==> trial 15: inputs <==
## CentralProcessingUnit
module CentralProcessingUnit (
  input clock,
  input reset,
  input handInterruptSignalIn,
  input [15:0] IF_memory_read,
  output [15:0] IF_address,
  input [15:0] MEM_memory_read,
  output [1:0] MEM_memory_control,
  output [15:0] MEM_memory_address,
  output [15:0] MEM_target_value,
  output [175:0] register_value
);
wire [15:0] programCounter_0;   
wire [15:0] programCounter_1;   
wire [15:0] programCounter_2;   
wire [15:0] programCounter_3;   
wire [15:0] programCounter_4;   
wire [15:0] programCounter_5;   
wire [15:0] instruction_1_origin;
wire [15:0] instruction_1_selected;
wire [15:0] instruction_2;
wire [15:0] instruction_3;
wire [15:0] instruction_4;
wire [3:0] firstRegisterAddress;
wire [15:0] firstRegisterValueOrigin;
wire [15:0] firstRegisterValueMiddle;
wire [15:0] firstRegisterValueFinal;
wire [3:0] secondRegisterAddress;
wire [15:0] secondRegisterValueOrigin;
wire [15:0] secondRegisterValueMiddle;
wire [15:0] secondRegisterValueFinal;
wire [3:0] targetRegisterAddress_2;
wire [3:0] targetRegisterAddress_3;
wire [3:0] targetRegisterAddress_4;
wire [15:0] targetValue_3;
wire [15:0] targetValue_4;
wire t;
wire [2:0] jumpControl;
wire [1:0] memoryControl;
wire [15:0] dataMemoryAddress;
  ...
make LEC_CHECK=0 CAP_MARGIN=20 CORE_MARGIN=2 CORE_UTILIZATION=40 CTS_CLUSTER_DIAMETER=90 PLACE_DENSITY=0.6 SETUP_SLACK_MARGIN=3.02 SLEW_MARGIN=20 finish   # period 11.0 ns
run.sh (not shown) runs the stock make flow with config.mk's settings and CLKGATE_MAP_FILE=.
==> trial 54: changes against trial 15 <==
--- a/flow/config.mk
+++ b/flow/config.mk
@@ -8,7 +8,5 @@
 export CAP_MARGIN = 20
 export CORE_MARGIN = 2
-export CORE_UTILIZATION = 40
-export CTS_CLUSTER_DIAMETER = 90
+export CORE_UTILIZATION = 58
 export PLACE_DENSITY = 0.6
-export SETUP_SLACK_MARGIN = 3.02
 export SLEW_MARGIN = 20
==> flow/constraint.sdc (replaced) <==
create_clock -name core_clock -period 6.04 [get_ports {clock}]
set_input_delay 1.2080 -clock core_clock [delete_from_list [all_inputs] [get_ports {clock}]]
set_output_delay 1.2080 -clock core_clock [all_outputs]
set_load 0.01 [all_outputs]
==> trial 10: changes against trial 15 <==
--- a/flow/config.mk
+++ b/flow/config.mk
@@ -8,7 +8,6 @@
 export CAP_MARGIN = 20
 export CORE_MARGIN = 2
-export CORE_UTILIZATION = 40
-export CTS_CLUSTER_DIAMETER = 90
+export CORE_UTILIZATION = 70
+export CTS_CLUSTER_SIZE = 42
 export PLACE_DENSITY = 0.6
-export SETUP_SLACK_MARGIN = 3.02
 export SLEW_MARGIN = 20
==> flow/constraint.sdc (replaced) <==
create_clock -name core_clock -period 7.05 [get_ports {clock}]
set_input_delay 1.4100 -clock core_clock [delete_from_list [all_inputs] [get_ports {clock}]]
set_output_delay 1.4100 -clock core_clock [all_outputs]
set_load 0.01 [all_outputs]
==> summary of the runs <==
Trial 15 produced a clean layout. Trial 54 completed, yet does not pass: negative setup slack. Trial 10 produced a layout that fails on negative setup slack. The lowest register-to-register slack belongs to trial 54, the highest to trial 15. Total power: trial 15 < trial 10 < trial 54. Global-route usage: trial 15 < trial 54 < trial 10. Synthesized cell count is the same in trial 10 and trial 15. The lowest setup slack belongs to trial 54, the highest to trial 15. Of trial 15 and trial 54, trial 15 has the higher die size (gap 44%, measured against trial 54). Between trial 15 and trial 10, the lower utilization is in trial 15 (gap 29 points).
==> figures <==
|  | trial 10 | trial 54 | trial 15 |
|---|---|---|---|
| Status | complete, but fails checks | complete, but fails checks | complete, no violations |
| Layout check failures | negative setup slack | negative setup slack | - |
| Path depth of the worst reg2reg path | 20 | 16 | 13 |
| Source-to-sink clock delay at the later pin of the worst-skew pair | 0.71 ns | 0.67 ns | 0.68 ns |
| Seq. cell area | 13700 um2 | 13700 um2 | 13800 um2 |
| Required time at the endpoint of the critical path | 4.12 ns | 3.46 ns | 5.93 ns |
| Iteration-0 DRC Markers | 7049 | 5310 | 4484 |
| Routed vias | 34700 | 34700 | 33100 |
| Total Negative Setup Slacks | -46.39 ns | -57.78 ns | 0 ns |
| # placed instances | 4326 | 4732 | 4568 |
| Combinational gate area | 17600 um2 | 18700 um2 | 20300 um2 |
| Met1 global-route usage | 66.3% | 62.4% | 44.5% |
| Placed inst area | 37300 um2 | 39700 um2 | 36700 um2 |
| IR Drop Worst-Case VDD | 0.400 mV | 0.465 mV | 0.170 mV |
| Number of global-route vias before repair | 32600 | 33800 | 30600 |
| Net switching power | 6.38 mW | 7.97 mW | 4.45 mW |

==> exp/cedar <==
CentralProcessingUnit again, from the RTL that the note above started with.
export LEC_CHECK = 0
export CAP_MARGIN = 5
export CELL_PAD_IN_SITES_GLOBAL_PLACEMENT = 1
export CORE_MARGIN = 2
export CORE_UTILIZATION = 40
export SLEW_MARGIN = 20
create_clock -name core_clock -period 11.0 [get_ports {clock}]
==> exp/fjord: changes against exp/cedar <==
- ABC_AREA: unset -> 1
- CELL_PAD_IN_SITES_DETAIL_PLACEMENT: unset -> 2
- CORE_ASPECT_RATIO: unset -> 0.7
- CORE_MARGIN: 2 -> 10
- CORE_UTILIZATION: 40 -> 58
- CTS_CLUSTER_DIAMETER: unset -> 372
- CTS_CLUSTER_SIZE: unset -> 61
- GPL_ROUTABILITY_DRIVEN: unset -> 1
- HOLD_SLACK_MARGIN: unset -> -0.02
- MIN_ROUTING_LAYER: unset -> met1
- PLACE_DENSITY_LB_ADDON: unset -> 0.08
- SLEW_MARGIN: 20 -> 15
- TNS_END_PERCENT: unset -> 10
==> exp/onyx: changes against exp/cedar <==
- CAP_MARGIN: 5 -> 20
- CELL_PAD_IN_SITES_GLOBAL_PLACEMENT: 1 -> unset
- CORE_UTILIZATION: 40 -> 57
- GPL_ROUTABILITY_DRIVEN: unset -> 0
- GPL_TIMING_DRIVEN: unset -> 1
- PLACE_DENSITY: unset -> 0.64
- SETUP_SLACK_MARGIN: unset -> 1.12
- SLEW_MARGIN: 20 -> 30
- TNS_END_PERCENT: unset -> 60
==> flow/constraint.sdc (replaced) <==
create_clock -name core_clock -period 7.11 [get_ports {clock}]
set_input_delay 1.4220 -clock core_clock [delete_from_list [all_inputs] [get_ports {clock}]]
set_output_delay 1.4220 -clock core_clock [all_outputs]
set_load 0.01 [all_outputs]
==> summary of the runs <==
exp/cedar produced a clean layout. exp/fjord aborted during detailed placement (3_5_place_dp). exp/onyx finished but failed the layout checks on negative setup slack. Of exp/cedar and exp/onyx, exp/onyx has the higher first-iteration DRC count (gap about 27%, measured against exp/onyx). In exp/onyx the hold slack is higher than in exp/cedar, by 0.0068 ns. Against exp/onyx, the critical path depth of exp/cedar is lower by 2. Against exp/onyx, the design area of exp/cedar is lower by about 11%. Between exp/cedar and exp/onyx, the lower global-route usage is in exp/cedar (gap 9.1 points). Final cell count: exp/cedar is lower than exp/onyx (about 2.6%).
==> figures <==
Wire length of the first global-routing pass: exp/onyx 186000 um; exp/cedar 200000 um; exp/fjord -
Chip area line of the yosys report: exp/onyx 0.0334 mm^2; exp/cedar 0.0334 mm^2; exp/fjord 0.0357 mm^2
Number of hold-repair buffers added at the cts stage: exp/onyx 0; exp/cedar 0; exp/fjord -
Outcome: exp/onyx finished with violations; exp/cedar complete, no violations; exp/fjord aborted with a tool error
Failing step: exp/onyx -; exp/cedar -; exp/fjord detailed placement (3_5_place_dp)
Violated checks: exp/onyx negative setup slack; exp/cedar -; exp/fjord -
Dpl ws: exp/onyx -1.17 ns; exp/cedar -0.402 ns; exp/fjord -
Clock Power Share: exp/onyx 0.214; exp/cedar 0.248; exp/fjord -
Sequential share of power: exp/onyx 0.311; exp/cedar 0.356; exp/fjord -
Die width: exp/onyx 246 um; exp/cedar 293 um; exp/fjord 316 um
Total met2 wirelength after detailed routing: exp/onyx 56700 um; exp/cedar 60000 um; exp/fjord -
Starting DRC count in detailed routing: exp/onyx 4282; exp/cedar 3120; exp/fjord -
Relative area of clock buffers and inverters in the final design: exp/onyx 0.0508; exp/cedar 0.0616; exp/fjord -
Worst path required time: exp/onyx 3.99 ns; exp/cedar 5.92 ns; exp/fjord -
Met1 track utilization from global routing: exp/onyx 0.562; exp/cedar 0.459; exp/fjord -

==> xenon <==
CentralProcessingUnit again, from the RTL that the note above started with.
==> flow/config.mk <==
export PLATFORM = sky130hd
export DESIGN_NAME = CentralProcessingUnit
export DESIGN_NICKNAME = CentralProcessingUnit
export VERILOG_FILES = /design/flow/design.v
export SDC_FILE = /design/flow/constraint.sdc
export NUM_CORES = 4
export LEC_CHECK = 0
export CAP_MARGIN = 20
export CORE_MARGIN = 2
export CORE_UTILIZATION = 40
export PLACE_DENSITY = 0.6
export SLEW_MARGIN = 20
==> flow/constraint.sdc <==
create_clock -name core_clock -period 10.8 [get_ports {clock}]
set_input_delay 2.1600 -clock core_clock [delete_from_list [all_inputs] [get_ports {clock}]]
set_output_delay 2.1600 -clock core_clock [all_outputs]
set_load 0.01 [all_outputs]
==> inputs of quartz, as changes to xenon <==
--- a/flow/config.mk
+++ b/flow/config.mk
@@ -7,6 +7,9 @@
 export LEC_CHECK = 0
 export CAP_MARGIN = 20
 export CORE_MARGIN = 2
-export CORE_UTILIZATION = 40
-export PLACE_DENSITY = 0.6
-export SLEW_MARGIN = 20
+export CORE_UTILIZATION = 51
+export GPL_TIMING_DRIVEN = 1
+export MAX_ROUTING_LAYER = met4
+export PLACE_DENSITY_LB_ADDON = 0.21
+export SETUP_SLACK_MARGIN = 1.29
+export SLEW_MARGIN = 15
==> flow/constraint.sdc (replaced) <==
create_clock -name core_clock -period 18.9 [get_ports {clock}]
set_input_delay 3.7800 -clock core_clock [delete_from_list [all_inputs] [get_ports {clock}]]
set_output_delay 3.7800 -clock core_clock [all_outputs]
set_load 0.01 [all_outputs]
==> inputs of pepper, as changes to xenon <==
--- a/flow/config.mk
+++ b/flow/config.mk
@@ -7,6 +7,8 @@
 export LEC_CHECK = 0
 export CAP_MARGIN = 20
 export CORE_MARGIN = 2
-export CORE_UTILIZATION = 40
-export PLACE_DENSITY = 0.6
+export CORE_UTILIZATION = 68
+export CTS_CLUSTER_SIZE = 80
+export HOLD_SLACK_MARGIN = -0.09
+export MAX_ROUTING_LAYER = met4
 export SLEW_MARGIN = 20
==> flow/constraint.sdc (replaced) <==
create_clock -name core_clock -period 6.66 [get_ports {clock}]
set_input_delay 1.3320 -clock core_clock [delete_from_list [all_inputs] [get_ports {clock}]]
set_output_delay 1.3320 -clock core_clock [all_outputs]
set_load 0.01 [all_outputs]
==> inputs of maple, as changes to xenon <==
--- a/flow/config.mk
+++ b/flow/config.mk
@@ -6,7 +6,12 @@
 export NUM_CORES = 4
 export LEC_CHECK = 0
 export CAP_MARGIN = 20
+export CELL_PAD_IN_SITES_GLOBAL_PLACEMENT = 0
 export CORE_MARGIN = 2
-export CORE_UTILIZATION = 40
-export PLACE_DENSITY = 0.6
+export CORE_UTILIZATION = 58
+export CTS_CLUSTER_DIAMETER = 44
+export CTS_CLUSTER_SIZE = 27
+export GPL_TIMING_DRIVEN = 1
+export MAX_ROUTING_LAYER = met4
 export SLEW_MARGIN = 20
+export TNS_END_PERCENT = 30
==> flow/constraint.sdc (replaced) <==
create_clock -name core_clock -period 8.78 [get_ports {clock}]
set_input_delay 1.7560 -clock core_clock [delete_from_list [all_inputs] [get_ports {clock}]]
set_output_delay 1.7560 -clock core_clock [all_outputs]
set_load 0.01 [all_outputs]
==> summary of the runs <==
maple finished but fails on negative setup slack. pepper completed and failed the layout checks on negative setup slack. quartz finished clean. xenon finished with timing, DRC and antenna clean. Of maple and quartz, maple has the higher combinational power (gap 130%, measured against quartz). Count of clock-buffer cells in the layout, highest first: quartz, xenon, pepper, maple. The lowest cell count belongs to quartz, the highest to xenon. Utilization: pepper > maple > quartz > xenon. The highest non-clock buffer count belongs to pepper, the lowest to quartz.
==> figures <==
Outcome: xenon timing/DRC/antenna clean; quartz timing/DRC/antenna clean; pepper failed layout checks; maple failed layout checks
Layout check failures: xenon -; quartz -; pepper negative setup slack; maple negative setup slack
Starting Density: xenon 0.405; quartz 0.517; pepper 0.686; maple 0.589
Buffer count from post-CTS setup fixing: xenon 0; quartz 0; pepper 34; maple 5
Number of clock-tree buffers in the layout: xenon 76; quartz 80; pepper 70; maple 64
Resize count post-CTS: xenon 0; quartz 0; pepper 102; maple 11
Via count of the first global-routing pass: xenon 27000; quartz 27700; pepper 33400; maple 30100
Number of DRC markers in iteration 0: xenon 3945; quartz 4108; pepper 6786; maple 4516
Worst hold slack across all endpoints: xenon 0.366 ns; quartz 0.363 ns; pepper 0.378 ns; maple 0.364 ns
GR peak layer: xenon met1; quartz met1; pepper met2; maple met2
CP max stage delay: xenon 0.52 ns; quartz 0.62 ns; pepper 0.58 ns; maple 0.53 ns
Die Outline Area: xenon 85700 sq um; quartz 67500 sq um; pepper 50800 sq um; maple 59400 sq um
No activity file was given, so power comes from the tool's default toggle rates.
